==> flow/design.v <==
module SNN(
	clk,
	rst_n,
	in_valid,
	img,
	ker,
	weight,
	out_valid,
	out_data
);
input clk;
input rst_n;
input in_valid;
input [7:0] img;
input [7:0] ker;
input [7:0] weight;
output reg out_valid;
output reg [9:0] out_data;
genvar x, y;
reg [6:0] count_in;
wire [2:0] count_in_x;
wire [1:0] count_in_y;
wire [2:0] count_row;
reg [7:0] image[2:0][5:0];
reg [7:0] kernel[8:0];
reg [7:0] fc_weight[3:0];
reg conv_in_valid;
wire conv_out_valid;
reg [63:0] next_conv_in;
reg [71:0] conv_in;
wire [19:0] conv_out;
wire [7:0] conv_quantize_out;
wire conv_quantize_out_valid;
wire [7:0] max_pool_out;
wire max_pool_out_valid;
wire [16:0] fc_out_1;
wire [16:0] fc_out_2;
wire fc_out_valid;
wire [7:0] fc_quantization_out_1;
wire [7:0] fc_quantization_out_2;
wire fc_quantization_out_valid;
wire [9:0] l1_out;
wire l1_out_valid;
assign count_in_x = count_in % 'd6;
assign count_in_y = (count_in / 'd6) % 'd3;
assign count_row = (count_in / 'd6) % 'd6;
always@(posedge clk or negedge rst_n) begin
	if(!rst_n)
		count_in <= 0;
	else if(in_valid)
		count_in <= count_in + 1;
	else
		count_in <= 0;
end
generate
for(x=0;x<6;x=x+1) begin
	for(y=0;y<3;y=y+1) begin
		always@(posedge clk) begin
			if(x == count_in_x && count_in_y == y)
				image[y][x] <= img;
			else
				image[y][x] <= image[y][x];
		end
	end
end
for(x=0;x<9;x=x+1) begin
	always@(posedge clk) begin
		if(x == count_in)
			kernel[x] <= ker;
		else
			kernel[x] <= kernel[x];
	end
end
for(x=0;x<4;x=x+1) begin
	always@(posedge clk) begin
		if(in_valid && x == count_in)
			fc_weight[x] <= weight;
		else
			fc_weight[x] <= fc_weight[x];
	end
end
endgenerate
wire [23:0] row1;
wire [23:0] row2;
wire [23:0] row3;
assign row1 = {image[0][count_in_x],image[0][count_in_x-1],image[0][count_in_x-2]};
assign row2 = {image[1][count_in_x],image[1][count_in_x-1],image[1][count_in_x-2]};
assign row3 = {image[2][count_in_x],image[2][count_in_x-1],image[2][count_in_x-2]};
always@(*) begin
	case(count_in_y)
	'd2: next_conv_in = {row3[15:0],row2,row1};
	'd0: next_conv_in = {row1[15:0],row3,row2};
	'd1: next_conv_in = {row2[15:0],row1,row3};
	default: next_conv_in = 0;
	endcase
end
always@(*) begin
	if(count_row > 1 && count_in_x > 1)
		conv_in = {img,next_conv_in};
	else
		conv_in = 0;
end
always@(*) begin
	conv_in_valid = count_row > 1 && count_in_x > 1;
end
conv c1(
	.rst_n(rst_n),
	.clk(clk),
	.clk_valid(clk),
	.in_valid(conv_in_valid),
	.kernel({kernel[8],kernel[7],kernel[6],kernel[5],kernel[4],kernel[3],kernel[2],kernel[1],kernel[0]}),
	.image(conv_in),
	.out_valid(conv_out_valid),
	.out(conv_out)
);
quatization_1 q1(
	.rst_n(rst_n),
	.clk(clk),
	.in_valid(conv_out_valid),
	.in(conv_out),
	.out(conv_quantize_out),
	.out_valid(conv_quantize_out_valid)
);
max_pool m1(
	.rst_n(rst_n),
	.clk(clk),
	.in_valid(conv_quantize_out_valid),
	.in(conv_quantize_out),
	.out(max_pool_out),
	.out_valid(max_pool_out_valid)
);
fully_connect fc1(
	.rst_n(rst_n),
	.clk(clk),
	.in_valid(max_pool_out_valid),
	.in(max_pool_out),
	.weight({fc_weight[3],fc_weight[2],fc_weight[1],fc_weight[0]}),
	.out_1(fc_out_1),
	.out_2(fc_out_2),
	.out_valid(fc_out_valid)
);
quatization_2 q2(
	.rst_n(rst_n),
	.clk(clk),
	.in_valid(fc_out_valid),
	.in_1(fc_out_1),
	.in_2(fc_out_2),
	.out_1(fc_quantization_out_1),
	.out_2(fc_quantization_out_2),
	.out_valid(fc_quantization_out_valid)
);
L1_distance l1(
	.rst_n(rst_n),
	.clk(clk),
	.in_valid(fc_quantization_out_valid),
	.in_1(fc_quantization_out_1),
	.in_2(fc_quantization_out_2),
	.out(l1_out),
	.out_valid(l1_out_valid)
);
always@(posedge clk or negedge rst_n) begin
	if(!rst_n) begin
		out_data <= 0;
	end
	else if(l1_out_valid)
		out_data <= l1_out;
	else
		out_data <= 0;
end
always@(posedge clk or negedge rst_n) begin
	if(!rst_n) begin
		out_valid <= 0;
	end
	else
		out_valid <= l1_out_valid;
end
endmodule
module conv(
	input rst_n,
	input clk,
	input clk_valid,
	input in_valid,
	input [71:0] kernel,
	input [71:0] image,
	output reg out_valid,
	output reg [19:0] out
);
wire [15:0] mult_out[8:0];
genvar gen_conv;
generate
for(gen_conv=0;gen_conv<9;gen_conv=gen_conv+1)
	assign mult_out[gen_conv] = kernel[(gen_conv*8)+7:(gen_conv*8)] * image[(gen_conv*8)+7:(gen_conv*8)];
endgenerate
wire [19:0] next_out;
assign next_out = ( (mult_out[0] + mult_out[1]) + (mult_out[2] + mult_out[3]) ) + ( (mult_out[4] + mult_out[5]) + (mult_out[6] + mult_out[7]) + mult_out[8]);
always@(posedge clk) begin
	if(in_valid)
		out <= next_out;
	else
		out <= out;
end
always@(posedge clk_valid or negedge rst_n) begin
	if(!rst_n)
		out_valid <= 0;
	else
		out_valid <= in_valid;
end
endmodule
module quatization_1(
	input rst_n,
	input clk,
	input in_valid,
	input [19:0] in,
	output reg [7:0] out,
	output reg out_valid
);
wire [7:0] next_out;
assign next_out = in / 'd2295;
always@(*) begin
	out = next_out;
end
always@(*) begin
	out_valid = in_valid;
end
endmodule
module max_pool(
	input rst_n,
	input clk,
	input in_valid,
	input [7:0] in,
	output reg [7:0] out,
	output reg out_valid
);
reg [2:0] count_in;
reg [7:0] temp1;
reg [7:0] temp2;
wire [7:0] next_temp;
reg [7:0] cmp_in;
always@(posedge clk or negedge rst_n) begin
	if(!rst_n)
		count_in <= 0;
	else if(in_valid)
		count_in <= count_in + 1;
	else
		count_in <= count_in;
end
always@(posedge clk) begin
	if(in_valid && count_in == 0)
		temp1 <= in;
	else if(in_valid && (count_in == 'd1 || count_in == 'd4))
		temp1 <= next_temp;
	else
		temp1 <= temp1;
end
always@(posedge clk) begin
	if(in_valid && count_in == 'd2)
		temp2 <= in;
	else if(in_valid && (count_in == 'd3 || count_in == 'd6))
		temp2 <= next_temp;
	else
		temp2 <= temp2;
end
always@(*) begin
	case(count_in)
	'd1,'d4,'d5: cmp_in = temp1;
	'd3,'d6,'d7: cmp_in = temp2;
	default: cmp_in = temp1;
	endcase
end
assign next_temp = (cmp_in > in) ? cmp_in : in;
always@(posedge clk) begin
	if(count_in == 'd5 || count_in == 'd7)
		out <= next_temp;
	else
		out <= out;
end
always@(posedge clk or negedge rst_n) begin
	if(!rst_n)
		out_valid <= 0;
	else
		out_valid <= (count_in == 'd5 || count_in == 'd7) && in_valid;
end
endmodule
module fully_connect(
	input rst_n,
	input clk,
	input in_valid,
	input [7:0] in,
	input [31:0] weight,
	output reg [16:0] out_1,
	output reg [16:0] out_2,
	output reg out_valid
);
reg count_in;
wire [15:0] mul_out_1;
wire [15:0] mul_out_2;
reg [7:0] mul_in_1;
reg [7:0] mul_in_2;
reg [15:0] temp1;
reg [15:0] temp2;
always@(posedge clk or negedge rst_n) begin
	if(!rst_n)
		count_in <= 0;
	else if(in_valid)
		count_in <= ~count_in;
	else
		count_in <= count_in;
end
always@(*) begin
	case(count_in)
	'd0: mul_in_1 = weight[7:0];
	'd1: mul_in_1 = weight[23:16];
	endcase
end
always@(*) begin
	case(count_in)
	'd0: mul_in_2 = weight[15:8];
	'd1: mul_in_2 = weight[31:24];
	endcase
end
assign mul_out_1 = mul_in_1 * in;
assign mul_out_2 = mul_in_2 * in;
always@(posedge clk) begin
	if(in_valid)
		temp1 <= mul_out_1;
	else
		temp1 <= temp1;
end
always@(posedge clk) begin
	if(in_valid)
		temp2 <= mul_out_2;
	else
		temp2 <= temp2;
end
always@(*) begin
	if(in_valid && count_in)
		out_1 = mul_out_1 + temp1;
	else
		out_1 = 0;
end
always@(*) begin
	if(in_valid && count_in)
		out_2 = mul_out_2 + temp2;
	else
		out_2 = 0;
end
always@(*) begin
	out_valid = in_valid && count_in;
end
endmodule
module quatization_2(
	input rst_n,
	input clk,
	input in_valid,
	input [16:0] in_1,
	input [16:0] in_2,
	output reg [7:0] out_1,
	output reg [7:0] out_2,
	output reg out_valid
);
always@(*) begin
	out_1 = in_1 / 'd510;
end
always@(*) begin
	out_2 = in_2 / 'd510;
end
always@(*) begin
	out_valid = in_valid;
end
endmodule
module L1_distance(
	input rst_n,
	input clk,
	input in_valid,
	input [7:0] in_1,
	input [7:0] in_2,
	output reg [9:0] out,
	output reg out_valid
);
reg [1:0] count_in;
reg [7:0] temp [3:0];
wire [7:0] next_temp[3:0];
always@(posedge clk or negedge rst_n) begin
	if(!rst_n)
		count_in <= 0;
	else if(in_valid)
		count_in <= count_in + 1;
	else
		count_in <= count_in;
end
always@(posedge clk) begin
	if(in_valid && count_in == 0) begin
		temp[0] <= in_1;
		temp[1] <= in_2;
	end
	else if(in_valid && count_in == 'd1) begin
		temp[2] <= in_1;
		temp[3] <= in_2;
	end
	else begin
		temp[0] <= temp[0];
		temp[1] <= temp[1];
		temp[2] <= temp[2];
		temp[3] <= temp[3];
	end
end
reg [7:0] adder_in_1;
reg [7:0] adder_in_2;
reg [7:0] adder_in_3;
reg [7:0] adder_in_4;
always@(*) begin
	if(count_in == 'd2) begin
		adder_in_1 = (temp[0] > in_1) ? temp[0] - in_1 : in_1 - temp[0];
		adder_in_2 = (temp[1] > in_2) ? temp[1] - in_2 : in_2 - temp[1];
	end
	else begin
		adder_in_1 = 0;
		adder_in_2 = 0;
	end
end
always@(*) begin
	if(count_in == 'd3) begin
		adder_in_3 = (temp[2] > in_1) ? temp[2] - in_1 : in_1 - temp[2];
		adder_in_4 = (temp[3] > in_2) ? temp[3] - in_2 : in_2 - temp[3];
	end
	else begin
		adder_in_3 = 0;
		adder_in_4 = 0;
	end
end
wire [7:0] real_adder_in_1;
wire [7:0] real_adder_in_2;
assign real_adder_in_1 = (count_in == 'd3) ? adder_in_3 : adder_in_1;
assign real_adder_in_2 = (count_in == 'd3) ? adder_in_4 : adder_in_2;
wire [8:0] adder_out;
assign adder_out = real_adder_in_1 + real_adder_in_2;
reg [8:0] temp_out;
always@(posedge clk) begin
	if(count_in == 'd2)
		temp_out <= adder_out;
	else
		temp_out <= temp_out;
end
wire [9:0] sum;
wire [9:0] next_out;
assign sum = adder_out + temp_out;
assign next_out = (sum > 'd15) ? sum : 0;
always@(*) begin
	out = next_out;
end
always@(*) begin
	out_valid = count_in == 'd3 && in_valid;
end
endmodule
==> flow/run.sh <==
#!/bin/bash
# the make line also repeats each setting of config.mk as NAME=value (left out here)
make -C /OpenROAD-flow-scripts/flow DESIGN_CONFIG=/design/flow/config.mk WORK_HOME=/design/flow/orfs CLKGATE_MAP_FILE= finish
==> flow/config.mk <==
export PLATFORM = sky130hd
export DESIGN_NAME = SNN
export DESIGN_NICKNAME = SNN
export VERILOG_FILES = /design/flow/design.v
export SDC_FILE = /design/flow/constraint.sdc
export NUM_CORES = 4
export LEC_CHECK = 0
export CAP_MARGIN = 20
export CELL_PAD_IN_SITES_DETAIL_PLACEMENT = 2
export CELL_PAD_IN_SITES_GLOBAL_PLACEMENT = 0
export CORE_MARGIN = 2
export CORE_UTILIZATION = 52
export CTS_CLUSTER_DIAMETER = 125
export CTS_CLUSTER_SIZE = 49
export GPL_TIMING_DRIVEN = 0
export HOLD_SLACK_MARGIN = 0.21
export PLACE_DENSITY_LB_ADDON = 0.24
export SLEW_MARGIN = 20
export TNS_END_PERCENT = 15
==> flow/constraint.sdc <==
create_clock -name core_clock -period 11.0 [get_ports {clk}]
set_input_delay 2.2000 -clock core_clock [delete_from_list [all_inputs] [get_ports {clk}]]
set_output_delay 2.2000 -clock core_clock [all_outputs]
set_load 0.01 [all_outputs]
==> impl_metrics.csv, run 1 <==
group,metric,value,unit
placed_design,place_congestion,1.039,
yosys,synth_xor_xnor_area_share,3.491,%
floorplan,die_x,335.6,um
floorplan,core_region_area,109000,sq um
yosys,synth_compound_gate_area_share,17.74,%
yosys,postSynthSeqShare,20.31,%
floorplan,floorplan.io_pins,38,
floorplan,fp-utilization,52.45,%
yosys,synth.yosys.warnings,11,
yosys,top_area_share,19.96,%
run_status,result_of_the_run,"did not finish",
yosys,ys_types,126,
yosys,post_synth_most_frequent_cells,"inv_1 (905), nand2_1 (571), fa_1 (570)",
yosys,syn-num-nets,7486,
yosys,ys_async_sr_fraction,6.650,%
yosys,logic_family,"adder cells",
yosys,synthCells,6362,
yosys,arithmetic_cell_share_of_the_synthesized_area_counting_full_adders_half_adders_and_majority_gates,31.63,%
yosys,post-synth-top-count-cell,"inv_1",
yosys,number_of_enable_flip_flop_cells,365,
yosys,synth_area_per_cell,8.987,sq um
yosys,synthMuxAreaShare,2.011,%
placed_design,portBuffers,37,
run_status,stage_at_which_the_run_stopped,"detailed placement",
yosys,top_area_cell,"fa_1",
yosys,synth.cell_area,57170,sq um
run_status,stop_error,"[ERROR DPL-0033] detailed placement checks failed during check placement.",
yosys,simple_gate_fraction_of_synth_area,17.09,%
yosys,ff_type,"edfxtp_1",
yosys,ys_seq_elements,391,
floorplan,row_count,121,
yosys,yosysChipArea,57170,sq um
yosys,synth-cells-yosys,6362,
floorplan,die-area,112600,sq um
yosys,synth.top_cells.by_area,"fa_1 (20%), edfxtp_1 (19%), ha_1 (12%)",
floorplan,chipHeight,335.6,um
-- per-stage QoR --
| stage | total power [uW] | area (sq um) | instances | worst slack [ns] | hold WS [ns] |
|---|---|---|---|---|---|
| global placement | 4964 | 59750 | 7813 | -8.280 | 0.5505 |
| floorplan | 3898 | 57610 | 6362 | -3.976 | 0.5046 |
==> run 2: changes to the inputs <==
- CELL_PAD_IN_SITES_DETAIL_PLACEMENT: 2 -> not set
- CELL_PAD_IN_SITES_GLOBAL_PLACEMENT: 0 -> not set
- CORE_UTILIZATION: 52 -> 72
- CTS_CLUSTER_DIAMETER: 125 -> 333
- CTS_CLUSTER_SIZE: 49 -> 95
- GPL_TIMING_DRIVEN: 0 -> not set
- HOLD_SLACK_MARGIN: 0.21 -> not set
- PLACE_DENSITY: not set -> 0.37
- PLACE_DENSITY_LB_ADDON: 0.24 -> not set
- SETUP_SLACK_MARGIN: not set -> 4.54
- TNS_END_PERCENT: 15 -> not set
- clock period: 11.0 -> 15.4 ns (I/O delays scaled with it)
==> impl_metrics.csv, run 2 <==
group,metric,value,unit
run_status,stop_error,"[ERROR GRT-0232] Routing congestion too high. Check the congestion heatmap in the GUI.",
clock_tree,cts.sinks,391,
yosys,ff_type,"edfxtp_1",
yosys,synthMuxAreaShare,2.011,%
floorplan,core_region_area,78740,sq um
yosys,logic_family,"adder cells",
yosys,ys_types,126,
yosys,post-synth-top-count-cell,"inv_1",
grt,gr-usage-all-layers,81.91,%
floorplan,fp-utilization,72.61,%
run_status,result_of_the_run,"did not finish",
clock_tree,hold_buffers,0,
placed_design,portBuffers,37,
yosys,arithmetic_cell_share_of_the_synthesized_area_counting_full_adders_half_adders_and_majority_gates,31.63,%
yosys,synth_area_per_cell,8.987,sq um
yosys,top_area_cell,"fa_1",
placed_design,place_congestion,1.143,
yosys,synthCells,6362,
clock_tree,root_buffer,"clkbuf_16",
yosys,synth-cells-yosys,6362,
floorplan,die_x,285.8,um
yosys,synth_compound_gate_area_share,17.74,%
floorplan,die-area,81680,sq um
floorplan,chipHeight,285.8,um
grt,overflow,997,
yosys,synth.cell_area,57170,sq um
yosys,synth.yosys.warnings,11,
yosys,simple_gate_fraction_of_synth_area,17.09,%
floorplan,floorplan.io_pins,38,
clock_tree,cts_buffers,8,
run_status,stage_at_which_the_run_stopped,"global routing",
yosys,ys_seq_elements,391,
yosys,post_synth_most_frequent_cells,"inv_1 (905), nand2_1 (571), fa_1 (570)",
yosys,top_area_share,19.96,%
placed_design,dp_cells,7464,
placed_design,dpl.hpwl,157300,um
yosys,synth.top_cells.by_area,"fa_1 (20%), edfxtp_1 (19%), ha_1 (12%)",
yosys,yosysChipArea,57170,sq um
clock_tree,clock_tree.buffer_depth,3,
yosys,postSynthSeqShare,20.31,%
yosys,ys_async_sr_fraction,6.650,%
yosys,number_of_enable_flip_flop_cells,365,
floorplan,row_count,103,
yosys,synth_xor_xnor_area_share,3.491,%
yosys,syn-num-nets,7486,
clock_tree,clock_tree.htree_level_count,1,
[run 2: routing by layer]
metal | track usage (%) | overflow
met3 | 67.15 | 24
met5 | 40.12 | 5
met1 | 81.45 | 19
met2 | 97.14 | 587
met4 | 83.84 | 362
[run 2: metrics by stage]
step | setup TNS [ns] | cell area, sq um | hold WS [ns] | worst slack, ns
after floorplan | 0 | 58140 | 0.5046 | 0.4270
after global placement | 0 | 60780 | 0.5396 | 0.04231
after detailed placement | -4.276 | 60780 | 0.5556 | -0.6209
after CTS | 0 | 62540 | 0.5857 | 0.1940
[run 2: timing repair]
action,in CTS
gates resized,184
endpoints found under the hold margin,0
buffers inserted,75
pin swaps,86
endpoints found under the setup margin,69
cloned,1
==> run 3: changes to the inputs <==
- CORE_UTILIZATION: 72 -> 60
- CTS_CLUSTER_DIAMETER: 333 -> not set
- CTS_CLUSTER_SIZE: 95 -> not set
- PLACE_DENSITY: 0.37 -> not set
- SETUP_SLACK_MARGIN: 4.54 -> 3.66
- clock period: 15.4 -> 12.5 ns (I/O delays scaled with it)
==> impl_metrics.csv, run 3 <==
group,metric,value,unit
route,drtPass1Iterations,14,
finish,design_area,76560,sq um
route,drt_iter0_drc,12170,
clock_tree,clock_tree.buffer_depth,3,
placed_design,dpl_cell_area,67920,sq um
floorplan,row_count,113,
placed_design,dp_worst_setup_slack,-3.288,ns
yosys,synth.cell_area,57170,sq um
yosys,top_area_cell,"fa_1",
yosys,ys_seq_elements,391,
yosys,ff_type,"edfxtp_1",
floorplan,floorplan.io_pins,38,
grt,grt_max_degree,55,
power_and_ir_drop,power.combinational.fraction,60.4,%
final_timing,finalHoldViolations,0,
power_and_ir_drop,top_power_group,"combinational logic",
worst_setup_path,cpLargestDelayFamily,"AND-OR/OR-AND gates",
finish,syn2layout_area_growth,33.90,%
worst_hold_path,holdCritPathClass,"reg -> reg",
worst_hold_path,worst_hold_startpoint,"m1.count_in[2]$_DFFE_PN0P_",
worst_setup_path,crit-reg2reg-capture,"out_data[3]$_DFF_PN0_",
clock_tree,worst_skew_late_latency,0.75,ns
power_and_ir_drop,netSwitchingPower,3461,uW
yosys,arithmetic_cell_share_of_the_synthesized_area_counting_full_adders_half_adders_and_majority_gates,31.63,%
final_timing,grt_setup_unrepaired,"yes",
placed_design,portBuffers,37,
finish,n_fill_cell,4957,
floorplan,fp-utilization,60.36,%
route,detail_route.wl_per_cell,30.78,um
yosys,synth.top_cells.by_area,"fa_1 (20%), edfxtp_1 (19%), ha_1 (12%)",
yosys,post-synth-top-count-cell,"inv_1",
route,drc_errors,0,
clock_tree,clock_tree.htree_level_count,2,
worst_setup_path,cpMostUsedCell,"buf_4",
route,num_vias,64100,
worst_setup_path,critPathCapture,"out_data[3]$_DFF_PN0_",
worst_setup_path,cp_data_required_time,13.04,ns
yosys,post_synth_most_frequent_cells,"inv_1 (905), nand2_1 (571), fa_1 (570)",
grt,grt_antenna_before_repair,32,
placed_design,place_congestion,1.072,
grt,gr-usage-all-layers,48.50,%
floorplan,chipHeight,312.7,um
route,routed_wl,275800,um
job,reported_max_cap_violation_count,0,
final_timing,finalSetupViolations,35,
route,vias_per_cell,7.153,
final_timing,finalClockSkew,0.08214,ns
power_and_ir_drop,share_seq_of_total_power,19.7,%
clock_tree,cts.sinks,391,
floorplan,die_x,312.7,um
worst_hold_path,worstHoldEndpoint,"m1.out_valid$_DFF_PN0_",
grt,grt_pass1_wl,364000,um
finish,finish.net_count,8758,
worst_setup_path,critical_path_peak_fanout,5,
final_timing,max_slew_margin,9.671,%
final_timing,timing_limited_maximum_frequency,58.44,MHz
power_and_ir_drop,vdd_ir_drop_max,0.1573,mV
worst_setup_path,rr_startpoint,"fc1.count_in$_DFFE_PN0P_",
power_and_ir_drop,power.density_cell_area,104.2,nW/um^2
final_timing,layout_worst_path_cycle_share,136.9,%
yosys,syn-num-nets,7486,
route,drtAntennaViolNets,0,
power_and_ir_drop,power.share.switching,43.37,%
placed_design,dp_cells,8540,
clock_tree,root_buffer,"clkbuf_16",
worst_setup_path,critPathArrivalTime,17.65,ns
final_timing,min_period,17.11,ns
finish,post_layout_nonfiller_instances,8960,
power_and_ir_drop,clock_group_total_power,1590,uW
job,warning_count,83,
worst_setup_path,crit_cells,79,
power_and_ir_drop,totalPowerFinal,7980,uW
worst_setup_path,cp_slowest_stage_delay,0.69,ns
yosys,top_area_share,19.96,%
yosys,synth.yosys.warnings,11,
clock_tree,hold_buffers,0,
yosys,ys_async_sr_fraction,6.650,%
yosys,postSynthSeqShare,20.31,%
yosys,simple_gate_fraction_of_synth_area,17.09,%
yosys,synthMuxAreaShare,2.011,%
final_timing,finalHoldWorstSlack,0.6252,ns
yosys,ys_types,126,
worst_setup_path,reg2reg_slack,-4.61,ns
final_timing,final-max-slew-violation-count,0,
floorplan,core_region_area,94730,sq um
power_and_ir_drop,seq_power,1570,uW
power_and_ir_drop,cellInternalPower,4520,uW
final_timing,final_critical_path_setup_slack,-4.611,ns
clock_tree,cts.reportedPaths.clkPinSlew,0.07,ns
worst_setup_path,crit_path_end_kind,"register",
yosys,logic_family,"adder cells",
worst_hold_path,worst_hold_path.num_cells,1,
yosys,yosysChipArea,57170,sq um
floorplan,die-area,97780,sq um
grt,grt_pass1_vias,62840,
worst_setup_path,crit_path_start,"fc1.count_in$_DFFE_PN0P_",
worst_setup_path,worstPathBufferInverterCount,18,
power_and_ir_drop,clkPwrFrac,19.9,%
yosys,synth-cells-yosys,6362,
worst_setup_path,library_cell_contributing_the_largest_single_delay_on_the_critical_path,"a21boi_1",
worst_setup_path,critical_path_class,"reg -> reg",
power_and_ir_drop,cellLeakagePower,0.03556,uW
power_and_ir_drop,power.combinational.total,4820,uW
worst_setup_path,critical_path_startpoint_category,"register",
yosys,number_of_enable_flip_flop_cells,365,
yosys,synth_area_per_cell,8.987,sq um
placed_design,dpl.hpwl,168200,um
final_timing,worst-slew-pin-transition,1.351,ns
yosys,synth_compound_gate_area_share,17.74,%
run_status,violatedChecks,"negative setup slack",
clock_tree,cts_buffers,48,
worst_setup_path,worstRegToRegCells,79,
grt,overflow,0,
run_status,result_of_the_run,"failed layout checks",
clock_tree,tritoncts_clock_tree,"built",
yosys,synthCells,6362,
yosys,synth_xor_xnor_area_share,3.491,%
==> run 3: layout make-up <==
cell class | instances | area, sq um | share of cell area [%]
Clock buffer | 52 | 1226 | 1.602
Multi-Input combinational cell | 4812 | 46250 | 60.41
Inverter | 910 | 3448 | 4.504
Tap cell | 1265 | 1583 | 2.067
Sequential cell | 391 | 11610 | 15.17
Timing Repair Buffer | 1471 | 11940 | 15.60
Clock inverter | 38 | 442.9 | 0.5786
Antenna cell | 21 | 52.55 | 0.06864
==> run 3: per-stage QoR <==
stage	setup TNS [ns]	utilization (%)
3_3_place_gp	-49.75	71.69
2_1_floorplan	-38.23	-
5_1_grt	-113.16	80.80
6_report	-108.13	80.82
4_1_cts	-45.09	78.34
3_5_place_dp	-64.70	71.70
==> run 3: timing repair <==
action	4_1_cts	5_1_grt
buffers inserted	235	72
setup endpoints to repair	83	84
gates cloned	2	0
pin swaps	347	284
hold endpoints to repair	0	0
resized	589	329
==> run 3: layer usage <==
metal | up-vias | track usage, % | share of wire [%]
met3 | 2599 | 14.24 | 15
met2 | 6555 | 75.73 | 42
li1 | 24870 | - | -
met1 | 30040 | 57.53 | 32
met4 | 33 | 34.46 | 11
met5 | - | 0 | 0.25
==> run 4: changes to the inputs <==
- ABC_AREA: not set -> 1
- CORE_UTILIZATION: 60 -> 58
- SETUP_SLACK_MARGIN: 3.66 -> not set
- clock period: 12.5 -> 14.5 ns (I/O delays scaled with it)
==> impl_metrics.csv, run 4 <==
group,metric,value,unit
yosys,top_area_cell,"fa_1",
placed_design,portBuffers,37,
yosys,ff_type,"edfxtp_1",
yosys,arithmetic_cell_share_of_the_synthesized_area_counting_full_adders_half_adders_and_majority_gates,32.02,%
yosys,logic_family,"adder cells",
yosys,synth_compound_gate_area_share,12.14,%
run_status,stop_error,"[ERROR GRT-0232] Routing congestion too high. Check the congestion heatmap in the GUI.",
yosys,postSynthSeqShare,20.65,%
yosys,synth.top_cells.by_area,"fa_1 (20%), edfxtp_1 (19%), ha_1 (12%)",
run_status,result_of_the_run,"did not finish",
floorplan,die_x,315.3,um
yosys,post-synth-top-count-cell,"inv_1",
yosys,number_of_enable_flip_flop_cells,365,
grt,gr-usage-all-layers,74.91,%
yosys,synth-cells-yosys,7282,
yosys,synthCells,7282,
floorplan,fp-utilization,58.31,%
yosys,post_synth_most_frequent_cells,"inv_1 (1541), nand2_1 (1429), nor2_1 (842)",
yosys,synth.cell_area,56220,sq um
grt,overflow,148,
yosys,synth_area_per_cell,7.721,sq um
run_status,stage_at_which_the_run_stopped,"global routing",
floorplan,floorplan.io_pins,38,
floorplan,row_count,114,
yosys,synth.yosys.warnings,11,
yosys,yosysChipArea,56220,sq um
clock_tree,clock_tree.buffer_depth,3,
yosys,ys_types,66,
clock_tree,hold_buffers,0,
placed_design,dp_worst_setup_slack,-1.556,ns
floorplan,die-area,99440,sq um
clock_tree,root_buffer,"clkbuf_16",
clock_tree,cts_buffers,49,
yosys,ys_async_sr_fraction,6.650,%
clock_tree,clock_tree.htree_level_count,2,
placed_design,place_congestion,1.156,
yosys,synth_xor_xnor_area_share,2.415,%
floorplan,core_region_area,96420,sq um
yosys,synthMuxAreaShare,0.4540,%
floorplan,chipHeight,315.3,um
yosys,simple_gate_fraction_of_synth_area,21.09,%
placed_design,dpl.hpwl,190000,um
clock_tree,cts.sinks,391,
yosys,syn-num-nets,8406,
yosys,top_area_share,20.30,%
placed_design,dpl_cell_area,66590,sq um
yosys,ys_seq_elements,391,
## run 4: metrics by stage
stage / utilization [%] / cells / hold slack (ns) / power [uW]
after floorplan: - / 7282 / 0.5111 / 2175
after global placement: 69.06 / 9583 / 0.5413 / 3154
after detailed placement: 69.06 / 9583 / 0.5765 / 3192
after CTS: 74.26 / 9833 / 0.6064 / 4794
## run 4: routing by layer
layer	track usage, %	overflow
met1	75.87	5
met2	89.61	75
met3	62.25	12
met4	69.41	55
met5	40.44	1
## run 4: timing repair
item | in CTS
gates cloned | 7
hold endpoints to repair | 0
buffers inserted | 156
pin swaps | 273
setup endpoints to repair | 27
gates resized | 563
==> run 5: changes to the inputs <==
- ABC_AREA: 1 -> not set
- CORE_UTILIZATION: 58 -> 57
- clock period: 14.5 -> 15.9 ns (I/O delays scaled with it)
==> impl_metrics.csv, run 5 <==
group,metric,value,unit
power_and_ir_drop,share_seq_of_total_power,24.7,%
yosys,synth_area_per_cell,8.987,sq um
yosys,postSynthSeqShare,20.31,%
route,detail_route.wl_per_cell,24.50,um
final_timing,layout_worst_path_cycle_share,98.38,%
grt,overflow,0,
grt,grt_pass1_wl,292200,um
yosys,synth.yosys.warnings,11,
final_timing,max_slew_margin,15.67,%
clock_tree,clock_tree.htree_level_count,2,
clock_tree,clock_tree.buffer_depth,3,
final_timing,finalSetupViolations,0,
placed_design,dpl.hpwl,150500,um
final_timing,timing_limited_maximum_frequency,63.93,MHz
floorplan,die_x,320.7,um
clock_tree,worst_skew_late_latency,0.68,ns
floorplan,die-area,102900,sq um
worst_hold_path,worst_hold_path.num_cells,1,
worst_setup_path,worstPathBufferInverterCount,12,
grt,grt_antenna_before_repair,7,
job,reported_max_cap_violation_count,0,
worst_setup_path,critPathCapture,"out_data[1]$_DFF_PN0_",
worst_setup_path,crit_path_start,"fc1.count_in$_DFFE_PN0P_",
placed_design,portBuffers,37,
yosys,arithmetic_cell_share_of_the_synthesized_area_counting_full_adders_half_adders_and_majority_gates,31.63,%
clock_tree,root_buffer,"clkbuf_16",
final_timing,grt_setup_unrepaired,"yes",
power_and_ir_drop,power.combinational.total,2540,uW
yosys,top_area_share,19.96,%
run_status,result_of_the_run,"finished clean",
worst_setup_path,critPathArrivalTime,16.16,ns
worst_setup_path,reg2reg_slack,0.26,ns
worst_setup_path,cp_slowest_stage_delay,0.54,ns
power_and_ir_drop,clkPwrFrac,24.4,%
worst_setup_path,crit-reg2reg-capture,"out_data[1]$_DFF_PN0_",
yosys,ys_async_sr_fraction,6.650,%
power_and_ir_drop,netSwitchingPower,2154,uW
clock_tree,cts.sinks,391,
final_timing,finalHoldWorstSlack,0.5761,ns
worst_hold_path,worst_hold_startpoint,"m1.count_in[0]$_DFFE_PN0P_",
floorplan,fp-utilization,57.34,%
power_and_ir_drop,power.density_cell_area,78.04,nW/um^2
worst_setup_path,cp_data_required_time,16.41,ns
power_and_ir_drop,cellInternalPower,2840,uW
yosys,ys_seq_elements,391,
yosys,simple_gate_fraction_of_synth_area,17.09,%
yosys,ff_type,"edfxtp_1",
yosys,synthCells,6362,
worst_setup_path,cpMostUsedCell,"a21oi_2",
grt,grt_pass1_vias,49660,
floorplan,row_count,116,
worst_setup_path,critical_path_class,"reg -> reg",
route,drt_iter0_drc,6582,
clock_tree,tritoncts_clock_tree,"built",
yosys,post_synth_most_frequent_cells,"inv_1 (905), nand2_1 (571), fa_1 (570)",
yosys,number_of_enable_flip_flop_cells,365,
worst_setup_path,critical_path_startpoint_category,"register",
grt,gr-usage-all-layers,36.99,%
final_timing,final-max-slew-violation-count,0,
power_and_ir_drop,clock_group_total_power,1220,uW
yosys,synth.cell_area,57170,sq um
clock_tree,cts.reportedPaths.clkPinSlew,0.06,ns
yosys,synth_compound_gate_area_share,17.74,%
route,drtAntennaViolNets,0,
yosys,synth.top_cells.by_area,"fa_1 (20%), edfxtp_1 (19%), ha_1 (12%)",
route,drtPass1Iterations,7,
power_and_ir_drop,cellLeakagePower,0.02943,uW
route,drc_errors,0,
finish,design_area,63990,sq um
yosys,yosysChipArea,57170,sq um
worst_setup_path,crit_path_end_kind,"register",
worst_setup_path,cpLargestDelayFamily,"AND-OR/OR-AND gates",
yosys,logic_family,"adder cells",
worst_setup_path,crit_cells,75,
yosys,top_area_cell,"fa_1",
yosys,ys_types,126,
yosys,syn-num-nets,7486,
finish,finish.net_count,7669,
final_timing,finalHoldViolations,0,
route,vias_per_cell,6.455,
worst_setup_path,library_cell_contributing_the_largest_single_delay_on_the_critical_path,"fa_1",
worst_hold_path,worstHoldEndpoint,"m1.count_in[0]$_DFFE_PN0P_",
yosys,synth-cells-yosys,6362,
final_timing,finalClockSkew,0.05571,ns
yosys,synthMuxAreaShare,2.011,%
final_timing,worst-slew-pin-transition,1.255,ns
floorplan,core_region_area,99710,sq um
floorplan,floorplan.io_pins,38,
worst_setup_path,rr_startpoint,"fc1.count_in$_DFFE_PN0P_",
power_and_ir_drop,top_power_group,"combinational logic",
placed_design,dpl_cell_area,60500,sq um
worst_setup_path,critical_path_peak_fanout,8,
power_and_ir_drop,power.share.switching,43.14,%
power_and_ir_drop,seq_power,1230,uW
power_and_ir_drop,power.combinational.fraction,50.8,%
clock_tree,cts_buffers,49,
finish,syn2layout_area_growth,11.92,%
placed_design,place_congestion,1.082,
grt,grt_max_degree,75,
yosys,synth_xor_xnor_area_share,3.491,%
worst_hold_path,holdCritPathClass,"reg -> reg",
yosys,post-synth-top-count-cell,"inv_1",
final_timing,min_period,15.64,ns
route,routed_wl,193200,um
job,warning_count,79,
floorplan,chipHeight,320.7,um
worst_setup_path,worstRegToRegCells,75,
route,num_vias,50910,
power_and_ir_drop,vdd_ir_drop_max,0.1453,mV
[run 5: repair_timing]
item | CTS | global route
cloned | 0 | 2
buffers inserted | 1 | 48
setup endpoints to repair | 7 | 23
gates resized | 20 | 258
hold buffers | 0 | 0
pin swaps | 2 | 117
[run 5: final cells by class]
| class | instances | area (sq um) |
|---|---|---|
| flip-flops and latches | 391 | 11610 |
| inverters | 910 | 3423 |
| well taps | 1298 | 1624 |
| multi-input cells | 4812 | 42590 |
| diodes | 4 | 10.01 |
| fillers | 8336 | 35720 |
| clock buffers | 57 | 1266 |
| clock inverters | 33 | 429.2 |
| repair buffers | 381 | 3034 |
[run 5: per-layer routing]
| metal | vias up | track usage, % | routed length, um |
|---|---|---|---|
| met5 | - | 0 | 0 |
| met4 | 0 | 18.00 | 10810 |
| met3 | 574 | 7.722 | 19630 |
| met2 | 2747 | 57.92 | 86310 |
| met1 | 24930 | 48.93 | 76500 |
| li1 | 22660 | - | - |
[run 5: per-stage QoR]
| stage | instances | setup WS [ns] | util [%] | power [uW] | setup TNS, ns |
|---|---|---|---|---|---|
| after CTS | 7832 | 0.01115 | 62.51 | 4689 | 0 |
| after global placement | 7741 | 0.04903 | 60.68 | 3435 | 0 |
| after floorplan | 6362 | 0.02145 | - | 2666 | 0 |
| after global routing | 7884 | -0.5861 | 64.17 | 5247 | -3.025 |
| after detailed placement | 7741 | -0.4133 | 60.68 | 3445 | -2.032 |
| final | 7886 | 0.2574 | 64.18 | 4994 | 0 |
==> run 6: changes to the inputs <==
- CAP_MARGIN: 20 -> 0
- CELL_PAD_IN_SITES_GLOBAL_PLACEMENT: not set -> 1
- CORE_ASPECT_RATIO: not set -> 0.61
- CORE_UTILIZATION: 57 -> 43
- CTS_CLUSTER_SIZE: not set -> 93
- GPL_ROUTABILITY_DRIVEN: not set -> 1
- PLACE_DENSITY_LB_ADDON: not set -> 0.14
- SETUP_SLACK_MARGIN: not set -> 0.71
- clock period: 15.9 -> 12.2 ns (I/O delays scaled with it)
==> impl_metrics.csv, run 6 <==
group,metric,value,unit
worst_hold_path,worst_hold_path.num_cells,1,
run_status,result_of_the_run,"failed layout checks",
clock_tree,clock_tree.htree_level_count,2,
final_timing,total_negative_setup_slack,-68.00,ns
worst_setup_path,cpLargestDelayFamily,"AND-OR/OR-AND gates",
yosys,synth_compound_gate_area_share,17.74,%
worst_setup_path,crit-reg2reg-capture,"out_data[0]$_DFF_PN0_",
power_and_ir_drop,power.share.switching,42.62,%
yosys,synth_xor_xnor_area_share,3.491,%
worst_setup_path,crit_path_start,"fc1.count_in$_DFFE_PN0P_",
route,routed_wl,255800,um
clock_tree,cts_buffers,47,
job,reported_max_cap_violation_count,0,
grt,grt_pass1_vias,54030,
floorplan,die_x,470.9,um
placed_design,dpl.hpwl,208000,um
yosys,synth.yosys.warnings,11,
route,num_vias,56220,
yosys,ff_type,"edfxtp_1",
route,drc_errors,0,
worst_setup_path,critPathCapture,"out_data[0]$_DFF_PN0_",
clock_tree,root_buffer,"clkbuf_16",
yosys,logic_family,"adder cells",
final_timing,finalClockSkew,0.02703,ns
grt,grt_antenna_before_repair,14,
run_status,violatedChecks,"negative setup slack",
final_timing,final_critical_path_setup_slack,-3.296,ns
power_and_ir_drop,top_power_group,"combinational logic",
finish,post_layout_nonfiller_instances,9517,
final_timing,finalHoldViolations,0,
yosys,post_synth_most_frequent_cells,"inv_1 (905), nand2_1 (571), fa_1 (570)",
final_timing,timing_limited_maximum_frequency,64.53,MHz
power_and_ir_drop,cellLeakagePower,0.03582,uW
final_timing,min_period,15.50,ns
finish,finish.net_count,8846,
worst_setup_path,critical_path_peak_fanout,5,
finish,n_fill_cell,11610,
floorplan,core_region_area,131900,sq um
placed_design,place_congestion,1.134,
power_and_ir_drop,clock_group_total_power,1560,uW
final_timing,max_slew_margin,16.39,%
yosys,ys_types,126,
yosys,synth.top_cells.by_area,"fa_1 (20%), edfxtp_1 (19%), ha_1 (12%)",
yosys,synth.cell_area,57170,sq um
yosys,syn-num-nets,7486,
power_and_ir_drop,seq_power,1610,uW
clock_tree,tritoncts_clock_tree,"built",
worst_setup_path,cp_slowest_stage_delay,0.52,ns
worst_setup_path,critical_path_class,"reg -> reg",
yosys,ys_async_sr_fraction,6.650,%
yosys,top_area_cell,"fa_1",
yosys,yosysChipArea,57170,sq um
route,drtAntennaViolNets,0,
floorplan,die-area,136000,sq um
worst_setup_path,rr_startpoint,"fc1.count_in$_DFFE_PN0P_",
finish,syn2layout_area_growth,34.94,%
placed_design,dpl_cell_area,70680,sq um
route,drt_iter0_drc,7346,
power_and_ir_drop,share_seq_of_total_power,19.5,%
worst_setup_path,critical_path_startpoint_category,"register",
worst_hold_path,worst_hold_startpoint,"m1.count_in[0]$_DFFE_PN0P_",
final_timing,layout_worst_path_cycle_share,127.0,%
yosys,postSynthSeqShare,20.31,%
power_and_ir_drop,power.combinational.total,5060,uW
floorplan,fp-utilization,43.33,%
clock_tree,cts.sinks,391,
floorplan,floorplan.io_pins,38,
worst_setup_path,crit_cells,77,
power_and_ir_drop,power.combinational.fraction,61.5,%
floorplan,row_count,104,
placed_design,portBuffers,37,
yosys,top_area_share,19.96,%
worst_setup_path,worstPathBufferInverterCount,11,
yosys,synthCells,6362,
yosys,arithmetic_cell_share_of_the_synthesized_area_counting_full_adders_half_adders_and_majority_gates,31.63,%
power_and_ir_drop,netSwitchingPower,3510,uW
worst_hold_path,worstHoldEndpoint,"m1.count_in[0]$_DFFE_PN0P_",
clock_tree,clock_tree.buffer_depth,3,
grt,grt_pass1_wl,368200,um
yosys,simple_gate_fraction_of_synth_area,17.09,%
grt,grt_max_degree,44,
power_and_ir_drop,vdd_ir_drop_max,0.1525,mV
yosys,post-synth-top-count-cell,"inv_1",
power_and_ir_drop,power.density_cell_area,106.7,nW/um^2
route,detail_route.wl_per_cell,26.87,um
floorplan,chipHeight,288.8,um
placed_design,dp_cells,9261,
final_timing,final-max-slew-violation-count,0,
yosys,synth-cells-yosys,6362,
yosys,synthMuxAreaShare,2.011,%
job,warning_count,79,
power_and_ir_drop,cellInternalPower,4725,uW
grt,overflow,0,
yosys,synth_area_per_cell,8.987,sq um
worst_hold_path,holdCritPathClass,"reg -> reg",
worst_setup_path,cp_data_required_time,12.71,ns
power_and_ir_drop,clkPwrFrac,19.0,%
worst_setup_path,cpMostUsedCell,"a21oi_2",
final_timing,worst-slew-pin-transition,1.250,ns
final_timing,finalSetupViolations,33,
worst_setup_path,worstRegToRegCells,77,
grt,gr-usage-all-layers,36.70,%
yosys,ys_seq_elements,391,
worst_setup_path,library_cell_contributing_the_largest_single_delay_on_the_critical_path,"fa_1",
route,drtPass1Iterations,13,
final_timing,finalHoldWorstSlack,0.5747,ns
finish,design_area,77150,sq um
worst_setup_path,reg2reg_slack,-3.30,ns
worst_setup_path,critPathArrivalTime,16.01,ns
final_timing,grt_setup_unrepaired,"yes",
route,vias_per_cell,5.907,
clock_tree,worst_skew_late_latency,0.65,ns
clock_tree,cts.reportedPaths.clkPinSlew,0.07,ns
yosys,number_of_enable_flip_flop_cells,365,
worst_setup_path,crit_path_end_kind,"register",
==> run 6: timing repair <==
item | CTS | global route
resized | 341 | 373
endpoints found under the hold margin | 0 | 0
hold buffers | 0 | 0
pin swaps | 221 | 230
endpoints found under the setup margin | 61 | 67
cloned | 1 | 0
buffers inserted | 75 | 85
==> run 6: stage by stage <==
step                      setup WS, ns  total power [uW]  util [%]
final                           -3.296              8235     58.47
after global placement          -3.404              5973     53.56
after detailed placement        -3.659              5983     53.57
after floorplan                 -2.773              3565         -
after global routing            -4.064              8584     58.46
after CTS                       -3.155              7775     56.55
==> run 6: layout make-up <==
type                            instances  area [sq um]  share of cell area (%)
Antenna cell                            8         20.02                 0.02595
Clock buffer                           56          1324                   1.716
Clock inverter                         31         294.0                  0.3811
Inverter                              910          3437                   4.455
Multi-Input combinational cell       4811         45200                   58.59
Sequential cell                       391         11610                   15.05
Tap cell                             1749          2188                   2.836
Timing Repair Buffer                 1561         13080                   16.95
==> run 6: routing by layer <==
metal | GRT usage, % | up-vias | part of all wire [%]
li1 | - | 25010 | -
met1 | 56.64 | 27820 | 47
met2 | 44.57 | 3014 | 35
met3 | 17.35 | 349 | 15
met4 | 7.066 | 18 | 2.2
met5 | 3.901 | - | 0.30
==> run 7: changes to the inputs <==
- CAP_MARGIN: 0 -> 20
- CELL_PAD_IN_SITES_GLOBAL_PLACEMENT: 1 -> not set
- CORE_ASPECT_RATIO: 0.61 -> not set
- CORE_MARGIN: 2 -> 10
- CORE_UTILIZATION: 43 -> 40
- CTS_CLUSTER_SIZE: 93 -> not set
- GPL_ROUTABILITY_DRIVEN: 1 -> not set
- GPL_TIMING_DRIVEN: not set -> 0
- MAX_ROUTING_LAYER: not set -> met5
- PLACE_DENSITY_LB_ADDON: 0.14 -> not set
- SETUP_SLACK_MARGIN: 0.71 -> 3.83
- SLEW_MARGIN: 20 -> 0
- TNS_END_PERCENT: not set -> 25
- clock period: 12.2 -> 17.0 ns (I/O delays scaled with it)
==> impl_metrics.csv, run 7 <==
group,metric,value,unit
yosys,ys_types,126,
worst_hold_path,holdCritPathClass,"reg -> reg",
power_and_ir_drop,netSwitchingPower,2268,uW
power_and_ir_drop,totalPowerFinal,5023,uW
power_and_ir_drop,cellInternalPower,2754,uW
grt,gr-max-usage-layer,"met2",
worst_setup_path,crit_cells,76,
yosys,synthCells,6362,
route,drtAntennaViolNets,0,
job,warning_count,79,
grt,grt_util_met2,43.75,%
placed_design,dpl_cell_area,60870,sq um
grt,gr-usage-met3,5.164,%
final_timing,max_slew_margin,22.65,%
finish,design_area,68070,sq um
worst_setup_path,critical_path_peak_fanout,8,
worst_setup_path,crit-reg2reg-capture,"out_data[2]$_DFF_PN0_",
worst_hold_path,worstHoldEndpoint,"m1.count_in[0]$_DFFE_PN0P_",
yosys,synthMuxAreaShare,2.011,%
power_and_ir_drop,clock_group_total_power,1140,uW
worst_setup_path,worstPathBufferInverterCount,9,
power_and_ir_drop,power.share.switching,45.16,%
yosys,ff_type,"edfxtp_1",
run_status,result_of_the_run,"finished clean",
power_and_ir_drop,power.combinational.fraction,54.2,%
worst_setup_path,library_cell_contributing_the_largest_single_delay_on_the_critical_path,"fa_1",
worst_setup_path,critPathCapture,"out_data[2]$_DFF_PN0_",
final_timing,finalHoldViolations,0,
yosys,synth-cells-yosys,6362,
yosys,synth.top_cells.by_area,"fa_1 (20%), edfxtp_1 (19%), ha_1 (12%)",
finish,postLayoutCoreUtil,48.02,%
power_and_ir_drop,power.density_cell_area,73.79,nW/um^2
clock_tree,clock_tree.buffer_depth,3,
grt,grt_pass1_wl,327200,um
power_and_ir_drop,top_power_group,"combinational logic",
power_and_ir_drop,cellLeakagePower,0.03018,uW
yosys,synth_compound_gate_area_share,17.74,%
final_timing,final-max-slew-violation-count,0,
final_timing,total_negative_setup_slack,0,ns
yosys,number_of_enable_flip_flop_cells,365,
power_and_ir_drop,vdd_ir_drop_max,0.1825,mV
clock_tree,root_buffer,"clkbuf_16",
route,num_vias,52220,
power_and_ir_drop,share_seq_of_total_power,23.1,%
worst_setup_path,critical_path_class,"reg -> reg",
job,reported_max_cap_violation_count,0,
yosys,top_area_cell,"fa_1",
floorplan,core_region_area,141800,sq um
grt,gr-usage-all-layers,26.89,%
finish,syn2layout_area_growth,19.06,%
worst_setup_path,reg2reg_slack,0.94,ns
placed_design,portBuffers,37,
route,drt_iter0_drc,5228,
yosys,simple_gate_fraction_of_synth_area,17.09,%
power_and_ir_drop,seq_power,1160,uW
grt,grt_antenna_before_repair,1,
final_timing,worst-slew-pin-transition,1.156,ns
yosys,post_synth_most_frequent_cells,"inv_1 (905), nand2_1 (571), fa_1 (570)",
worst_setup_path,crit_path_end_kind,"register",
worst_setup_path,cp_data_required_time,17.54,ns
power_and_ir_drop,power.combinational.total,2720,uW
route,vias_per_cell,6.024,
worst_setup_path,worstRegToRegCells,76,
clock_tree,cts.reportedPaths.clkPinSlew,0.06,ns
clock_tree,worst_skew_late_latency,0.68,ns
route,drc_errors,0,
floorplan,chipHeight,398.1,um
yosys,yosysChipArea,57170,sq um
power_and_ir_drop,clkPwrFrac,22.7,%
worst_setup_path,cpLargestDelayFamily,"AND-OR/OR-AND gates",
route,detail_route.wl_per_cell,25.40,um
placed_design,place_congestion,1.006,
worst_hold_path,worst_hold_startpoint,"m1.count_in[0]$_DFFE_PN0P_",
worst_setup_path,cp_slowest_stage_delay,0.53,ns
route,routed_wl,220200,um
clock_tree,cts_buffers,51,
finish,finish.net_count,7859,
grt,grt_pass1_vias,52760,
clock_tree,clock_tree.htree_level_count,2,
final_timing,timing_limited_maximum_frequency,62.28,MHz
floorplan,floorplan.io_pins,38,
worst_hold_path,worst_hold_path.num_cells,1,
final_timing,layout_worst_path_cycle_share,94.45,%
yosys,ys_async_sr_fraction,6.650,%
yosys,arithmetic_cell_share_of_the_synthesized_area_counting_full_adders_half_adders_and_majority_gates,31.63,%
worst_setup_path,crit_path_start,"fc1.count_in$_DFFE_PN0P_",
grt,grt_max_degree,38,
grt,use_met1,34.61,%
yosys,syn-num-nets,7486,
floorplan,die-area,158500,sq um
route,drtPass1Iterations,12,
worst_setup_path,critical_path_startpoint_category,"register",
worst_setup_path,critPathArrivalTime,16.60,ns
yosys,synth_area_per_cell,8.987,sq um
yosys,synth_xor_xnor_area_share,3.491,%
yosys,ys_seq_elements,391,
clock_tree,cts.sinks,391,
yosys,postSynthSeqShare,20.31,%
clock_tree,tritoncts_clock_tree,"built",
final_timing,grt_setup_unrepaired,"yes",
final_timing,finalSetupViolations,0,
yosys,top_area_share,19.96,%
final_timing,min_period,16.06,ns
placed_design,dpl.hpwl,169200,um
yosys,post-synth-top-count-cell,"inv_1",
clock_tree,hold_buffers,0,
floorplan,die_x,398.1,um
floorplan,row_count,138,
yosys,logic_family,"adder cells",
grt,overflow,0,
final_timing,finalClockSkew,0.04878,ns
final_timing,finalHoldWorstSlack,0.5630,ns
worst_setup_path,rr_startpoint,"fc1.count_in$_DFFE_PN0P_",
yosys,synth.cell_area,57170,sq um
yosys,synth.yosys.warnings,11,
floorplan,fp-utilization,40.33,%
[run 7: cell type report]
cell class	instances	area (sq um)
antenna	1	2.502
buffer	250	1316
clock buffer	59	1379
clock inverter	36	367.9
fill	13290	73690
inverter	910	3423
multi-input combinational	4811	44740
sequential	391	11610
tap	1890	2365
timing repair buffer	320	2865
[run 7: routing by layer]
metal / part of all wire (%) / vias to the layer above
met1: 40 / 26220
met4: 5.2 / 0
li1: - / 23040
met3: 8.8 / 563
met2: 46 / 2394
met5: 0 / -
[run 7: repair_timing]
action | CTS | global route
gates cloned | 3 | 0
setup buffers | 197 | 38
endpoints found under the hold margin | 0 | 0
pin swaps | 233 | 85
endpoints found under the setup margin | 37 | 34
gates resized | 621 | 132
[run 7: metrics by stage]
stage	instances	worst slack (ns)
floorplan	6362	2.024
global placement	8289	-2.474
global route	8667	0.2556
CTS	8622	1.294
finish	8668	0.9436
detailed placement	8327	-2.173
==> run 8: changes to the inputs <==
- ABC_AREA: not set -> 1
- CELL_PAD_IN_SITES_DETAIL_PLACEMENT: not set -> 2
- CELL_PAD_IN_SITES_GLOBAL_PLACEMENT: not set -> 2
- CORE_MARGIN: 10 -> 9
- CORE_UTILIZATION: 40 -> 32
- CTS_CLUSTER_DIAMETER: not set -> 138
- CTS_CLUSTER_SIZE: not set -> 49
- GPL_ROUTABILITY_DRIVEN: not set -> 0
- GPL_TIMING_DRIVEN: 0 -> 1
- MIN_ROUTING_LAYER: not set -> met2
- PLACE_DENSITY: not set -> 0.69
- SETUP_SLACK_MARGIN: 3.83 -> -0.86
- SLEW_MARGIN: 0 -> 20
- TNS_END_PERCENT: 25 -> 80
- clock period: 17.0 -> 11.0 ns (I/O delays scaled with it)
==> impl_metrics.csv, run 8 <==
group,metric,value,unit
yosys,ys_async_sr_fraction,6.650,%
yosys,synthMuxAreaShare,0.4540,%
grt,gr-usage-all-layers,52.97,%
yosys,ys_types,66,
clock_tree,root_buffer,"clkbuf_16",
floorplan,core_region_area,174200,sq um
yosys,post_synth_most_frequent_cells,"inv_1 (1541), nand2_1 (1429), nor2_1 (842)",
run_status,stop_error,"[ERROR GRT-0116] Global routing finished with congestion. Check the congestion regions in the DRC Viewer.",
clock_tree,cts.sinks,391,
yosys,synth.yosys.warnings,11,
placed_design,dpl.hpwl,228400,um
yosys,synth-cells-yosys,7282,
yosys,yosysChipArea,56220,sq um
yosys,ff_type,"edfxtp_1",
yosys,logic_family,"adder cells",
yosys,synth.top_cells.by_area,"fa_1 (20%), edfxtp_1 (19%), ha_1 (12%)",
yosys,ys_seq_elements,391,
clock_tree,clock_tree.buffer_depth,3,
yosys,post-synth-top-count-cell,"inv_1",
yosys,postSynthSeqShare,20.65,%
run_status,stage_at_which_the_run_stopped,"global routing",
yosys,synth_compound_gate_area_share,12.14,%
yosys,top_area_cell,"fa_1",
yosys,synth_area_per_cell,7.721,sq um
clock_tree,cts_buffers,24,
yosys,top_area_share,20.30,%
floorplan,die-area,191100,sq um
yosys,syn-num-nets,8406,
yosys,synthCells,7282,
floorplan,fp-utilization,32.27,%
yosys,arithmetic_cell_share_of_the_synthesized_area_counting_full_adders_half_adders_and_majority_gates,32.02,%
floorplan,die_x,437.2,um
yosys,synth.cell_area,56220,sq um
yosys,number_of_enable_flip_flop_cells,365,
floorplan,floorplan.io_pins,38,
floorplan,chipHeight,437.2,um
grt,overflow,78,
clock_tree,hold_buffers,0,
floorplan,row_count,153,
yosys,simple_gate_fraction_of_synth_area,21.09,%
run_status,result_of_the_run,"did not finish",
clock_tree,clock_tree.htree_level_count,1,
placed_design,portBuffers,37,
yosys,synth_xor_xnor_area_share,2.415,%
[run 8: per-layer routing]
metal / overflow / GRT usage (%)
met1: - / -
met2: 8 / 61.11
met3: 51 / 60.09
met4: 5 / 30.54
met5: 14 / 24.74
[run 8: what timing repair did]
item | 4_1_cts
setup endpoints to repair | 37
resized | 555
gates cloned | 3
endpoints found under the hold margin | 0
setup buffers | 113
pin swaps | 295
[run 8: per-stage QoR]
stage	setup TNS [ns]	setup slack, ns	hold WS (ns)	instances	area, sq um
after detailed placement	-139.59	-4.978	0.5684	11050	71920
after global placement	-112.66	-4.414	0.5502	11050	71920
after floorplan	-64.04	-2.876	0.5111	7282	57330
after CTS	-108.22	-4.305	0.5813	11200	75940
==> run 9: changes to the inputs <==
- ABC_AREA: 1 -> not set
- CELL_PAD_IN_SITES_DETAIL_PLACEMENT: 2 -> not set
- CELL_PAD_IN_SITES_GLOBAL_PLACEMENT: 2 -> not set
- CORE_MARGIN: 9 -> 2
- CORE_UTILIZATION: 32 -> 12
- CTS_CLUSTER_DIAMETER: 138 -> not set
- CTS_CLUSTER_SIZE: 49 -> not set
- GPL_ROUTABILITY_DRIVEN: 0 -> not set
- GPL_TIMING_DRIVEN: 1 -> not set
- MAX_ROUTING_LAYER: met5 -> not set
- MIN_ROUTING_LAYER: met2 -> not set
- PLACE_DENSITY: 0.69 -> not set
- SETUP_SLACK_MARGIN: -0.86 -> not set
- TNS_END_PERCENT: 80 -> not set
- clock period: 11.0 -> 23.6 ns (I/O delays scaled with it)
==> impl_metrics.csv, run 9 <==
group,metric,value,unit
yosys,arithmetic_cell_share_of_the_synthesized_area_counting_full_adders_half_adders_and_majority_gates,31.63,%
power_and_ir_drop,seq_power,834,uW
yosys,yosysChipArea,57170,sq um
worst_setup_path,critical_path_class,"reg -> reg",
power_and_ir_drop,share_seq_of_total_power,27.3,%
route,drt_iter0_drc,6045,
yosys,top_area_share,19.96,%
final_timing,finalSetupViolations,0,
worst_setup_path,critical_path_peak_fanout,14,
yosys,syn-num-nets,7486,
route,detail_route.wl_per_cell,14.77,um
yosys,synth.yosys.warnings,11,
floorplan,chipHeight,694.3,um
worst_setup_path,cp_slowest_stage_delay,0.85,ns
clock_tree,cts.reportedPaths.clkPinSlew,0.06,ns
worst_hold_path,holdCritPathClass,"reg -> reg",
worst_setup_path,worstPathBufferInverterCount,6,
final_timing,worst-slew-pin-transition,1.279,ns
power_and_ir_drop,cellInternalPower,1731,uW
floorplan,die-area,482000,sq um
clock_tree,post-cts-setup-buffer-count,0,
yosys,synthCells,6362,
yosys,postSynthSeqShare,20.31,%
yosys,ys_types,126,
power_and_ir_drop,top_power_group,"combinational logic",
yosys,ff_type,"edfxtp_1",
placed_design,dpl.hpwl,145800,um
floorplan,core_region_area,474500,sq um
finish,n_fill_cell,53570,
finish,postLayoutCoreUtil,14.09,%
final_timing,finalClockSkew,0.07110,ns
yosys,synth.cell_area,57170,sq um
final_timing,final_critical_path_setup_slack,4.022,ns
worst_setup_path,crit_cells,72,
worst_setup_path,critical_path_startpoint_category,"register",
route,drc_errors,0,
grt,grt_max_degree,76,
clock_tree,root_buffer,"clkbuf_16",
yosys,number_of_enable_flip_flop_cells,365,
worst_setup_path,critPathArrivalTime,20.08,ns
yosys,synth-cells-yosys,6362,
placed_design,place_congestion,0.9955,
worst_hold_path,worst_hold_startpoint,"m1.count_in[0]$_DFFE_PN0P_",
grt,gr-usage-all-layers,7.533,%
worst_hold_path,worstHoldEndpoint,"m1.count_in[0]$_DFFE_PN0P_",
worst_setup_path,crit-reg2reg-capture,"out_data[2]$_DFF_PN0_",
power_and_ir_drop,power.combinational.fraction,46.5,%
route,drtAntennaViolNets,0,
worst_setup_path,cpLargestDelayFamily,"AND-OR/OR-AND gates",
clock_tree,clock_tree.buffer_depth,3,
worst_setup_path,critPathCapture,"out_data[2]$_DFF_PN0_",
final_timing,min_period,19.58,ns
run_status,result_of_the_run,"finished clean",
worst_hold_path,worst_hold_path.num_cells,1,
power_and_ir_drop,netSwitchingPower,1326,uW
route,drtPass1Iterations,11,
yosys,ys_seq_elements,391,
final_timing,max_slew_margin,14.15,%
floorplan,die_x,694.3,um
route,routed_wl,185900,um
grt,grt_pass1_wl,289800,um
finish,finish.net_count,7417,
yosys,post_synth_most_frequent_cells,"inv_1 (905), nand2_1 (571), fa_1 (570)",
clock_tree,cts.sinks,391,
final_timing,total_negative_setup_slack,0,ns
clock_tree,hold_buffers,0,
placed_design,portBuffers,37,
clock_tree,worst_skew_late_latency,0.69,ns
power_and_ir_drop,power.share.switching,43.37,%
worst_setup_path,crit_path_start,"fc1.count_in$_DFFE_PN0P_",
yosys,simple_gate_fraction_of_synth_area,17.09,%
clock_tree,postCtsResizedCells,0,
power_and_ir_drop,totalPowerFinal,3056,uW
yosys,logic_family,"adder cells",
job,warning_count,76,
grt,grt_util_met2,12.30,%
placed_design,dpl_cell_area,65180,sq um
floorplan,row_count,253,
clock_tree,cts_buffers,47,
worst_setup_path,rr_startpoint,"fc1.count_in$_DFFE_PN0P_",
yosys,synth_area_per_cell,8.987,sq um
placed_design,dp_worst_setup_slack,3.996,ns
power_and_ir_drop,cellLeakagePower,0.02769,uW
floorplan,fp-utilization,12.05,%
final_timing,layout_worst_path_cycle_share,82.96,%
clock_tree,clock_tree.htree_level_count,2,
power_and_ir_drop,clock_group_total_power,803,uW
job,reported_max_cap_violation_count,0,
finish,design_area,66860,sq um
grt,grt_antenna_before_repair,17,
power_and_ir_drop,power.combinational.total,1420,uW
worst_setup_path,cp_data_required_time,24.11,ns
worst_setup_path,worstRegToRegCells,72,
worst_setup_path,library_cell_contributing_the_largest_single_delay_on_the_critical_path,"o31ai_1",
grt,use_met1,9.756,%
yosys,top_area_cell,"fa_1",
floorplan,floorplan.io_pins,38,
route,num_vias,48850,
grt,overflow,0,
final_timing,final-max-slew-violation-count,0,
power_and_ir_drop,clkPwrFrac,26.3,%
finish,syn2layout_area_growth,16.94,%
final_timing,finalHoldViolations,0,
route,vias_per_cell,3.881,
yosys,synth_compound_gate_area_share,17.74,%
yosys,synth_xor_xnor_area_share,3.491,%
worst_setup_path,reg2reg_slack,4.02,ns
final_timing,grt_setup_unrepaired,"no",
yosys,post-synth-top-count-cell,"inv_1",
final_timing,timing_limited_maximum_frequency,51.08,MHz
power_and_ir_drop,power.density_cell_area,45.71,nW/um^2
power_and_ir_drop,vdd_ir_drop_max,0.06204,mV
yosys,synthMuxAreaShare,2.011,%
yosys,synth.top_cells.by_area,"fa_1 (20%), edfxtp_1 (19%), ha_1 (12%)",
worst_setup_path,crit_path_end_kind,"register",
grt,gr-max-usage-layer,"met2",
clock_tree,tritoncts_clock_tree,"built",
grt,gr-usage-met3,1.590,%
yosys,ys_async_sr_fraction,6.650,%
grt,grt_pass1_vias,48440,
==> run 9: layer usage <==
metal	up-vias	routed length, um
met1	23990	78230
li1	22170	-
met5	-	95
met3	518	16410
met2	2155	82910
met4	14	8233
==> run 9: final cells by class <==
| cell class | instances | area (sq um) | share of cell area (%) |
|---|---|---|---|
| inverter | 910 | 3423 | 5.120 |
| sequential | 391 | 11610 | 17.37 |
| antenna | 8 | 20.02 | 0.02994 |
| multi-input combinational | 4811 | 41260 | 61.71 |
| tap | 6247 | 7816 | 11.69 |
| clock buffer | 58 | 1290 | 1.929 |
| clock inverter | 29 | 361.6 | 0.5408 |
| timing repair buffer | 132 | 1079 | 1.613 |
==> run 9: stage by stage <==
step                      instances  hold slack [ns]
after CTS                     12580           0.5653
final                         12590           0.5627
after detailed placement      12490           0.5540
after global routing          12580           0.6037
after floorplan                6362           0.5046
after global placement        12490           0.5455
==> run 10: changes to the inputs <==
- ABC_AREA: not set -> 1
- CORE_UTILIZATION: 12 -> 58
- HOLD_SLACK_MARGIN: not set -> -0.09
- clock period: 23.6 -> 15.3 ns (I/O delays scaled with it)
==> impl_metrics.csv, run 10 <==
group,metric,value,unit
worst_hold_path,worst_hold_startpoint,"m1.count_in[0]$_DFFE_PN0P_",
worst_hold_path,worst_hold_path.num_cells,1,
yosys,synthCells,7282,
final_timing,final_critical_path_setup_slack,-0.5191,ns
floorplan,core_region_area,96420,sq um
yosys,number_of_enable_flip_flop_cells,365,
clock_tree,root_buffer,"clkbuf_16",
route,vias_per_cell,6.293,
power_and_ir_drop,netSwitchingPower,1825,uW
clock_tree,worst_skew_late_latency,0.67,ns
yosys,synth_xor_xnor_area_share,2.415,%
yosys,synthMuxAreaShare,0.4540,%
power_and_ir_drop,top_power_group,"combinational logic",
worst_setup_path,cpLargestDelayFamily,"simple AND/OR/NAND/NOR gates",
finish,postLayoutCoreUtil,73.01,%
yosys,synth.yosys.warnings,11,
worst_setup_path,crit_cells,96,
power_and_ir_drop,power.combinational.fraction,45.8,%
floorplan,fp-utilization,58.31,%
worst_setup_path,critPathCapture,"out_data[3]$_DFF_PN0_",
worst_setup_path,crit_path_end_kind,"register",
floorplan,row_count,114,
worst_setup_path,critical_path_startpoint_category,"register",
worst_setup_path,critPathArrivalTime,16.37,ns
worst_setup_path,crit_path_start,"fc1.count_in$_DFFE_PN0P_",
grt,overflow,0,
yosys,arithmetic_cell_share_of_the_synthesized_area_counting_full_adders_half_adders_and_majority_gates,32.02,%
worst_setup_path,critical_path_peak_fanout,7,
yosys,post_synth_most_frequent_cells,"inv_1 (1541), nand2_1 (1429), nor2_1 (842)",
yosys,synth_compound_gate_area_share,12.14,%
power_and_ir_drop,power.combinational.total,2070,uW
yosys,top_area_cell,"fa_1",
final_timing,finalClockSkew,0.05034,ns
grt,gr-usage-all-layers,45.34,%
power_and_ir_drop,share_seq_of_total_power,27.1,%
clock_tree,clock_tree.buffer_depth,3,
worst_setup_path,rr_startpoint,"fc1.count_in$_DFFE_PN0P_",
grt,grt_max_degree,42,
final_timing,min_period,15.82,ns
worst_hold_path,worstHoldEndpoint,"m1.count_in[0]$_DFFE_PN0P_",
yosys,simple_gate_fraction_of_synth_area,21.09,%
clock_tree,cts.reportedPaths.clkPinSlew,0.07,ns
power_and_ir_drop,vdd_ir_drop_max,0.1343,mV
floorplan,chipHeight,315.3,um
route,drc_errors,0,
floorplan,floorplan.io_pins,38,
yosys,top_area_share,20.30,%
power_and_ir_drop,cellLeakagePower,0.03591,uW
yosys,synth.top_cells.by_area,"fa_1 (20%), edfxtp_1 (19%), ha_1 (12%)",
route,drtAntennaViolNets,0,
clock_tree,hold_buffers,0,
power_and_ir_drop,power.density_cell_area,64.26,nW/um^2
yosys,synth-cells-yosys,7282,
floorplan,die-area,99440,sq um
grt,grt_antenna_before_repair,6,
yosys,ys_types,66,
power_and_ir_drop,cellInternalPower,2698,uW
placed_design,portBuffers,37,
final_timing,total_negative_setup_slack,-2.154,ns
final_timing,max_slew_margin,22.21,%
clock_tree,tritoncts_clock_tree,"built",
yosys,postSynthSeqShare,20.65,%
route,routed_wl,246800,um
worst_hold_path,holdCritPathClass,"reg -> reg",
power_and_ir_drop,power.share.switching,40.35,%
route,drt_iter0_drc,8508,
yosys,ys_async_sr_fraction,6.650,%
final_timing,finalSetupViolations,5,
power_and_ir_drop,clkPwrFrac,27.1,%
power_and_ir_drop,clock_group_total_power,1230,uW
worst_setup_path,cpMostUsedCell,"nand2_1",
route,drtPass1Iterations,8,
worst_setup_path,worstRegToRegCells,96,
grt,grt_pass1_vias,57750,
finish,syn2layout_area_growth,25.22,%
floorplan,die_x,315.3,um
worst_setup_path,cp_slowest_stage_delay,0.57,ns
yosys,logic_family,"adder cells",
yosys,synth.cell_area,56220,sq um
yosys,syn-num-nets,8406,
clock_tree,cts.sinks,391,
yosys,ff_type,"edfxtp_1",
final_timing,grt_setup_unrepaired,"yes",
route,num_vias,60440,
placed_design,dpl.hpwl,183200,um
job,warning_count,79,
placed_design,place_congestion,1.143,
clock_tree,clock_tree.htree_level_count,2,
final_timing,layout_worst_path_cycle_share,103.4,%
final_timing,worst-slew-pin-transition,1.157,ns
clock_tree,cts_buffers,47,
yosys,synth_area_per_cell,7.721,sq um
run_status,violatedChecks,"negative setup slack",
final_timing,timing_limited_maximum_frequency,63.21,MHz
finish,n_fill_cell,6607,
route,detail_route.wl_per_cell,25.69,um
worst_setup_path,critical_path_class,"reg -> reg",
worst_setup_path,library_cell_contributing_the_largest_single_delay_on_the_critical_path,"fa_1",
power_and_ir_drop,seq_power,1230,uW
worst_setup_path,worstPathBufferInverterCount,22,
job,reported_max_cap_violation_count,0,
run_status,result_of_the_run,"failed layout checks",
run 10: cell type report:
cell class	count	area [sq um]	share of cell area (%)
flip-flops and latches	391	11610	16.49
multi-input cells	5222	41180	58.49
inverters	1580	5951	8.453
repair buffers	1045	8448	12.00
clock inverters	34	396.6	0.5634
diodes	4	10.01	0.01422
clock buffers	53	1209	1.717
well taps	1276	1597	2.268
run 10: routing by layer:
layer / vias up / routed length, um / global-route usage (%)
met5: - / 103 / 0.3314
met4: 10 / 23010 / 29.83
met3: 1452 / 30900 / 13.63
met2: 4630 / 107700 / 70.77
met1: 28730 / 85030 / 54.52
li1: 25620 / - / -
run 10: timing repair:
action,in CTS,in global routing
gates cloned,0,3
hold endpoints to repair,0,0
pin swaps,20,312
buffers inserted,9,96
resized,92,691
endpoints found under the setup margin,17,27
run 10: stage by stage:
step	total power (uW)	std cells	area [sq um]	hold slack, ns	worst slack (ns)
finish	4524	9605	70400	0.5981	-0.5191
global route	4626	9601	70390	0.6220	-1.316
CTS	4164	9503	66860	0.5724	0.0002292
detailed placement	2932	9407	64920	0.5588	-0.5452
global placement	2915	9407	64910	0.5348	-0.1313
floorplan	2048	7282	56240	0.5111	0.07786
No activity file was given, so power comes from the tool's default toggle rates.
